==> delta: inputs <==
// riscv
module riscv #(
    parameter logic[31:0] BootVector = 32'h0000_0000
)(
    input logic clk,
    input logic reset,
    output logic halted,
    input logic unhalt,
    output logic[31:0] i_addr,
    input logic[31:0] i_data,
    output logic[31:0] d_addr,
    output logic[31:0] d_wdata,
    output logic[3:0] d_wstrb,
    input logic[31:0] d_rdata
);
==> flow/config.mk <==
export PLATFORM = sky130hd
export DESIGN_NAME = riscv
export DESIGN_NICKNAME = riscv
export VERILOG_FILES = /design/flow/design.v
export SDC_FILE = /design/flow/constraint.sdc
export NUM_CORES = 4
export LEC_CHECK = 0
export CAP_MARGIN = 25
export CELL_PAD_IN_SITES_DETAIL_PLACEMENT = 0
export CELL_PAD_IN_SITES_GLOBAL_PLACEMENT = 0
export CORE_MARGIN = 2
export CORE_UTILIZATION = 72
export CTS_CLUSTER_DIAMETER = 28
export CTS_CLUSTER_SIZE = 51
export GPL_ROUTABILITY_DRIVEN = 0
export GPL_TIMING_DRIVEN = 1
export MIN_ROUTING_LAYER = met1
export PLACE_DENSITY_LB_ADDON = 0.0
export SETUP_SLACK_MARGIN = 1.22
export SLEW_MARGIN = 25
export TNS_END_PERCENT = 80
==> flow/constraint.sdc <==
create_clock -name core_clock -period 4.09 [get_ports {clk}]
set_input_delay 0.8180 -clock core_clock [delete_from_list [all_inputs] [get_ports {clk}]]
set_output_delay 0.8180 -clock core_clock [all_outputs]
set_load 0.01 [all_outputs]
run.sh (not shown) runs the stock make flow with config.mk's settings and CLKGATE_MAP_FILE=.
==> inputs of fjord, as changes to delta <==
- CTS_CLUSTER_DIAMETER: 28 -> 355
- SETUP_SLACK_MARGIN: 1.22 -> -0.15
==> flow/constraint.sdc (replaced) <==
create_clock -name core_clock -period 3.16 [get_ports {clk}]
set_input_delay 0.6320 -clock core_clock [delete_from_list [all_inputs] [get_ports {clk}]]
set_output_delay 0.6320 -clock core_clock [all_outputs]
set_load 0.01 [all_outputs]
==> inputs of garnet, as changes to delta <==
- CAP_MARGIN: 25 -> 20
- CELL_PAD_IN_SITES_DETAIL_PLACEMENT: 0 -> default
- CELL_PAD_IN_SITES_GLOBAL_PLACEMENT: 0 -> default
- CORE_UTILIZATION: 72 -> 59
- CTS_CLUSTER_DIAMETER: 28 -> default
- CTS_CLUSTER_SIZE: 51 -> default
- GPL_ROUTABILITY_DRIVEN: 0 -> default
- GPL_TIMING_DRIVEN: 1 -> default
- MIN_ROUTING_LAYER: met1 -> default
- PLACE_DENSITY_LB_ADDON: 0.0 -> default
- SETUP_SLACK_MARGIN: 1.22 -> default
- SLEW_MARGIN: 25 -> 20
- TNS_END_PERCENT: 80 -> default
==> flow/constraint.sdc (replaced) <==
create_clock -name core_clock -period 5.29 [get_ports {clk}]
set_input_delay 1.0580 -clock core_clock [delete_from_list [all_inputs] [get_ports {clk}]]
set_output_delay 1.0580 -clock core_clock [all_outputs]
set_load 0.01 [all_outputs]
==> report_table.html <==
<h2>Synthesis and place &amp; route</h2>
<table>
<tr><th>Metric</th><th>Value</th></tr>
<tr><th colspan="2">Placed design</th></tr>
<tr><td>Area of placed instances</td><td>around 90000 um2</td></tr>
<tr><td>Pre-CTS setup slack</td><td>-2.979 ns</td></tr>
<tr><td>Cell count after placement</td><td>~7500</td></tr>
<tr><th colspan="2">Die</th></tr>
<tr><td># rows</td><td>120</td></tr>
<tr><td>Vertical die size</td><td>333.6 um</td></tr>
<tr><td>Die span in x</td><td>roughly 330 um</td></tr>
<tr><td>Fp_density</td><td>0.7288</td></tr>
<tr><td>Standard cell core area</td><td>107400 um2</td></tr>
<tr><th colspan="2">Yosys</th></tr>
<tr><td>Most instantiated library cell after synthesis</td><td>edfxtp_1</td></tr>
<tr><th colspan="2">Run status</th></tr>
<tr><td>Fail Step</td><td>global routing</td></tr>
<tr><td>Run status</td><td>aborted with a tool error</td></tr>
<tr><td>First Err</td><td>[ERROR GRT-0116] Global routing finished with congestion. Check the congestion regions in the DRC Viewer.</td></tr>
<tr><th colspan="2">Clock tree</th></tr>
<tr><td>Hold-fix buffer count after cts</td><td>0</td></tr>
</table>
# the run above: fjord

==> report_table.html <==
<h3>Flow metrics</h3>
<table>
<tr><th>Metric</th><th>Value</th></tr>
<tr><th colspan="2">Placed design</th></tr>
<tr><td>Cell count after placement</td><td>between 7000 and 8000</td></tr>
<tr><td>Pre-CTS setup slack</td><td>-1.207 ns</td></tr>
<tr><td>Area of placed instances</td><td>slightly below 90000 um2</td></tr>
<tr><th colspan="2">Final layout</th></tr>
<tr><td>Proportion of cell area spent on the clock network</td><td>0.05097</td></tr>
<tr><th colspan="2">Die</th></tr>
<tr><td>Die span in x</td><td>approximately 370 um</td></tr>
<tr><td>Vertical die size</td><td>around 370 um</td></tr>
<tr><td>Fp_density</td><td>0.5951</td></tr>
<tr><td># rows</td><td>133</td></tr>
<tr><td>Standard cell core area</td><td>131500 um2</td></tr>
<tr><th colspan="2">Timing</th></tr>
<tr><td>Fin worst setup slack</td><td>-0.5769 ns</td></tr>
<tr><td>Number of failing setup endpoints in the final timing report</td><td>a little under 70</td></tr>
<tr><th colspan="2">Run status</th></tr>
<tr><td>Failing layout criteria</td><td>negative setup slack</td></tr>
<tr><td>Run status</td><td>complete, but fails checks</td></tr>
<tr><th colspan="2">Global route</th></tr>
<tr><td>Met2 global-route usage</td><td>0.6694</td></tr>
<tr><th colspan="2">Clock tree</th></tr>
<tr><td>Hold-fix buffer count after cts</td><td>0</td></tr>
<tr><td>Clock root cell</td><td>clkbuf_16</td></tr>
<tr><th colspan="2">Yosys</th></tr>
<tr><td>Most instantiated library cell after synthesis</td><td>edfxtp_1</td></tr>
<tr><th colspan="2">Critical path</th></tr>
<tr><td>Reg2Reg Depth</td><td>30</td></tr>
<tr><td>Crit-path leading delay family</td><td>simple AND/OR/NAND/NOR gates</td></tr>
</table>
# the run above: garnet

==> report_table.html <==
<h2>Synthesis and place &amp; route</h2>
<table>
<tr><th>Metric</th><th>Value</th></tr>
<tr><th colspan="2">Placed design</th></tr>
<tr><td>Cell count after placement</td><td>about 7400</td></tr>
<tr><td>Area of placed instances</td><td>87930 um2</td></tr>
<tr><td>Pre-CTS setup slack</td><td>-2.268 ns</td></tr>
<tr><th colspan="2">Die</th></tr>
<tr><td>Die span in x</td><td>~330 um</td></tr>
<tr><td># rows</td><td>around 120</td></tr>
<tr><td>Standard cell core area</td><td>107400 um2</td></tr>
<tr><td>Vertical die size</td><td>about 330 um</td></tr>
<tr><td>Fp_density</td><td>0.7288</td></tr>
<tr><th colspan="2">Run status</th></tr>
<tr><td>Fail Step</td><td>clock tree synthesis</td></tr>
<tr><td>First Err</td><td>[ERROR DPL-0033] detailed placement checks failed during check placement.</td></tr>
<tr><td>Run status</td><td>aborted with a tool error</td></tr>
<tr><th colspan="2">Yosys</th></tr>
<tr><td>Number of cells produced by synthesis</td><td>5268</td></tr>
<tr><td>Most instantiated library cell after synthesis</td><td>edfxtp_1</td></tr>
</table>
# the run above: delta



==> inputs of v37 <==
Starting RTL as in the previous note.
==> flow/config.mk <==
export PLATFORM = sky130hd
export DESIGN_NAME = riscv
export DESIGN_NICKNAME = riscv
export VERILOG_FILES = /design/flow/design.v
export SDC_FILE = /design/flow/constraint.sdc
export NUM_CORES = 4
export LEC_CHECK = 0
export CAP_MARGIN = 0
export CELL_PAD_IN_SITES_DETAIL_PLACEMENT = 0
export CELL_PAD_IN_SITES_GLOBAL_PLACEMENT = 0
export CORE_MARGIN = 2
export CORE_UTILIZATION = 71
export CTS_CLUSTER_DIAMETER = 60
export CTS_CLUSTER_SIZE = 39
export GPL_ROUTABILITY_DRIVEN = 1
export GPL_TIMING_DRIVEN = 1
export MIN_ROUTING_LAYER = met1
export SETUP_SLACK_MARGIN = -0.26
export SLEW_MARGIN = 25
export TNS_END_PERCENT = 80
==> flow/constraint.sdc <==
create_clock -name core_clock -period 5.18 [get_ports {clk}]
set_input_delay 1.0360 -clock core_clock [delete_from_list [all_inputs] [get_ports {clk}]]
set_output_delay 1.0360 -clock core_clock [all_outputs]
set_load 0.01 [all_outputs]
==> v1 (differences from v37) <==
==> flow/config.mk (replaced) <==
export PLATFORM = sky130hd
export DESIGN_NAME = riscv
export DESIGN_NICKNAME = riscv
export VERILOG_FILES = /design/flow/design.v
export SDC_FILE = /design/flow/constraint.sdc
export NUM_CORES = 4
export LEC_CHECK = 0
export CAP_MARGIN = 20
export CORE_MARGIN = 2
export CORE_UTILIZATION = 44
export SLEW_MARGIN = 20
==> flow/constraint.sdc (replaced) <==
create_clock -name core_clock -period 8.2 [get_ports {clk}]
set_input_delay 1.6400 -clock core_clock [delete_from_list [all_inputs] [get_ports {clk}]]
set_output_delay 1.6400 -clock core_clock [all_outputs]
set_load 0.01 [all_outputs]
==> comparison table <==
| item | v1 | v37 |
|---|---|---|
| Outcome | finished clean | stopped before the end |
| Failing step | - | global routing |
| Setup repair bufs after CTS | 0 | 42 |
| CTS H-tree lvls | 4 | 3 |
| Clock buffers created by TritonCTS | 161 | 101 |
| Area of the core region | 0.1765 mm² | 0.1092 mm² |
| FA/HA/MAJ Cells, Area Fraction | 0.02066 | 0.02066 |
| Routability-driven placement congestion ratio | 1.046 | 1.097 |
| Post-DP HPWL | 195.2 mm | 267.9 mm |
| Post-synthesis area per instance | 14.85 µm² | 14.85 µm² |
| Number of placed cells counting well taps | 7,556 | 7,369 |
| Die Ht | 425.7 µm | 336.0 µm |
| Cell area after placement | 0.08284 mm² | 0.08747 mm² |
| Floorplan Utilization | 0.4433 | 0.7168 |
| Die area | 0.1812 mm² | 0.1129 mm² |
| Worst Setup Slack post-DPL | 1023 ps | -1350 ps |
| Post-CTS sizing | 0 | 159 |
| Total number of placement rows | 154 | 121 |
| Floorplan die width | 425.7 µm | 336.0 µm |


==> run a <==
Starting RTL as in the previous note.
// riscv
module riscv #(
    parameter logic[31:0] BootVector = 32'h0000_0000
)(
    input logic clk,
    input logic reset,
    output logic halted,
    input logic unhalt,
    output logic[31:0] i_addr,
    input logic[31:0] i_data,
    output logic[31:0] d_addr,
    output logic[31:0] d_wdata,
    output logic[3:0] d_wstrb,
    input logic[31:0] d_rdata
);
make LEC_CHECK=0 CAP_MARGIN=10 CORE_MARGIN=2 CORE_UTILIZATION=66 SETUP_SLACK_MARGIN=1.67 SLEW_MARGIN=20 finish   # period 6.72 ns
==> inputs of run b, as changes to run a <==
--- a/flow/config.mk
+++ b/flow/config.mk
@@ -6,7 +6,7 @@
 export NUM_CORES = 4
 export LEC_CHECK = 0
-export CAP_MARGIN = 10
+export CAP_MARGIN = 5
 export CORE_MARGIN = 2
-export CORE_UTILIZATION = 66
-export SETUP_SLACK_MARGIN = 1.67
+export CORE_UTILIZATION = 70
+export CTS_CLUSTER_SIZE = 37
 export SLEW_MARGIN = 20
==> flow/constraint.sdc (replaced) <==
create_clock -name core_clock -period 5.29 [get_ports {clk}]
set_input_delay 1.0580 -clock core_clock [delete_from_list [all_inputs] [get_ports {clk}]]
set_output_delay 1.0580 -clock core_clock [all_outputs]
set_load 0.01 [all_outputs]
==> inputs of run c, as changes to run a <==
--- a/flow/config.mk
+++ b/flow/config.mk
@@ -6,7 +6,8 @@
 export NUM_CORES = 4
 export LEC_CHECK = 0
-export CAP_MARGIN = 10
+export ABC_AREA = 1
+export CAP_MARGIN = 20
+export CORE_ASPECT_RATIO = 1.33
 export CORE_MARGIN = 2
-export CORE_UTILIZATION = 66
-export SETUP_SLACK_MARGIN = 1.67
+export CORE_UTILIZATION = 59
 export SLEW_MARGIN = 20
==> flow/constraint.sdc (replaced) <==
create_clock -name core_clock -period 4.56 [get_ports {clk}]
set_input_delay 0.9120 -clock core_clock [delete_from_list [all_inputs] [get_ports {clk}]]
set_output_delay 0.9120 -clock core_clock [all_outputs]
set_load 0.01 [all_outputs]
==> summary of the runs <==
- Run a completed with no timing, DRC or antenna violations. Run c completed, yet does not pass: negative setup slack. Run b died in global routing with GRT-0116.
- Wire length: run c is larger than run a (6.8%).
- In first-iteration DRC count, run a and run c hardly differ.
- Between run a and run c, the lower worst hold slack is in run a (gap 18 ps).
- Against run a, the total power of run c is larger by about 70%.
- Of run a and run c, run c has the higher sequential power (gap 35%, measured against run c).
- Against run c, the clock skew of run a is higher by 27 ps.
- Between run c and run a, the lower fmax is in run a (gap 28%, measured against run a).
- Critical path depth: run c is higher than run a (13).
- Against run c, the combinational power of run a is smaller by about 55%.
- Between run c and run a, the lower cell count is in run a (gap 55%, measured against run a).
==> figures <==
quantity                                                                                       run b                       run c                      run a
Number of search-and-repair iterations in the first detailed-routing pass                          -                           9                         12
Library cell appearing most often on the critical path                                             -    sky130_fd_sc_hd__nand2_1     sky130_fd_sc_hd__buf_6
CTS buffer count                                                                                 148                         145                        150
Antenna Cells                                                                                      -                           7                         19
Outcome                                                                       stopped before the end  complete, but fails checks    complete, no violations
Stage where the flow stopped                                                          global routing                           -                          -
Reasons for failing layout checks                                                                  -        negative setup slack                          -
Synth top cell by count                                                    sky130_fd_sc_hd__edfxtp_1    sky130_fd_sc_hd__o21ai_0  sky130_fd_sc_hd__edfxtp_1
Simple-Gate Area Share                                                                         6.10%                       14.4%                      6.10%
Shortest period the worst path allows                                                              -                     4900 ps                    6290 ps
Multi-input comb cells                                                                             -                        5982                       3236
Tot Pwr                                                                                            -                     52.8 mW                    30.9 mW
Final-layout clock buffer total                                                                    -                         167                        178
Core area                                                                               111000 sq um                134000 sq um               118000 sq um
Met1 layer wirelength in the final routing                                                         -                      108 mm                    96.0 mm
Die Size                                                                                114000 sq um                138000 sq um               121000 sq um
Cell-internal power                                                                                -                     31.8 mW                    20.0 mW
Worst Slack Setup Final                                                                            -                     -342 ps                     429 ps
Crit path to                                                                                       -         fd_reg.floper.q[16]         fetch.pc_reg.q[29]
Stage-log warning count                                                                            -                         145                         78
Clock-cell share                                                                                   -                       4.95%                      5.71%
Slew Viols, Final                                                                                  -                           0                          0
Path length in cells of the critical path                                                          -                          35                         22


==> maple: inputs <==
Starting RTL as in the previous note.
export LEC_CHECK = 0
export CAP_MARGIN = 25
export CELL_PAD_IN_SITES_DETAIL_PLACEMENT = 0
export CELL_PAD_IN_SITES_GLOBAL_PLACEMENT = 0
export CORE_MARGIN = 2
export CORE_UTILIZATION = 70
export CTS_CLUSTER_DIAMETER = 60
export CTS_CLUSTER_SIZE = 17
export GPL_ROUTABILITY_DRIVEN = 1
export GPL_TIMING_DRIVEN = 1
export MIN_ROUTING_LAYER = met1
export SETUP_SLACK_MARGIN = -0.24
export SLEW_MARGIN = 25
export TNS_END_PERCENT = 80
create_clock -name core_clock -period 5.31 [get_ports {clk}]
==> inputs of raven, as changes to maple <==
==> flow/config.mk (replaced) <==
export PLATFORM = sky130hd
export DESIGN_NAME = riscv
export DESIGN_NICKNAME = riscv
export VERILOG_FILES = /design/flow/design.v
export SDC_FILE = /design/flow/constraint.sdc
export NUM_CORES = 4
export LEC_CHECK = 0
export CAP_MARGIN = 20
export CORE_MARGIN = 2
export CORE_UTILIZATION = 59
export CTS_CLUSTER_SIZE = 14
export SETUP_SLACK_MARGIN = 1.28
export SLEW_MARGIN = 20
==> flow/constraint.sdc (replaced) <==
create_clock -name core_clock -period 5.11 [get_ports {clk}]
set_input_delay 1.0220 -clock core_clock [delete_from_list [all_inputs] [get_ports {clk}]]
set_output_delay 1.0220 -clock core_clock [all_outputs]
set_load 0.01 [all_outputs]
==> job_summary.md <==
### Flow metrics

| Metric | Value |
|---|---|
| Total track usage | `0.868` |
| Core box area | `111000 µm²` |
| Num CTS Buffers | `109` |
| Failing step | `global routing (5_1_grt)` |
| Die height | `338 µm` |
| M2 GR Usage | `1.07` |
| Status | `stopped before the end` |
| Total cell area at the placement stage | `87400 µm²` |
| Post-cts repair resize count | `209` |
| Initial Utilization | `0.706` |
| Run Error | `[ERROR GRT-0116] Global routing finished with congestion. Check the congestion regions in the DRC Viewer.` |
| Post-detailed-placement half-perimeter wirelength | `268000 µm` |
That was maple.
==> job_summary.md <==
## PnR job results

| Metric | Value |
|---|---|
| Core box area | `131000 µm²` |
| Num CTS Buffers | `152` |
| Die height | `368 µm` |
| Final worst setup slack | `-0.611 ns` |
| M2 GR Usage | `0.679` |
| Status | `finished with violations` |
| Final number of setup-violating endpoints | `70` |
| Post-detailed-placement half-perimeter wirelength | `201000 µm` |
| Total track usage | `0.463` |
| Post-cts repair resize count | `187` |
| Failing Checks | `setup timing` |
That was raven.
Power and IR drop assume default switching activity.
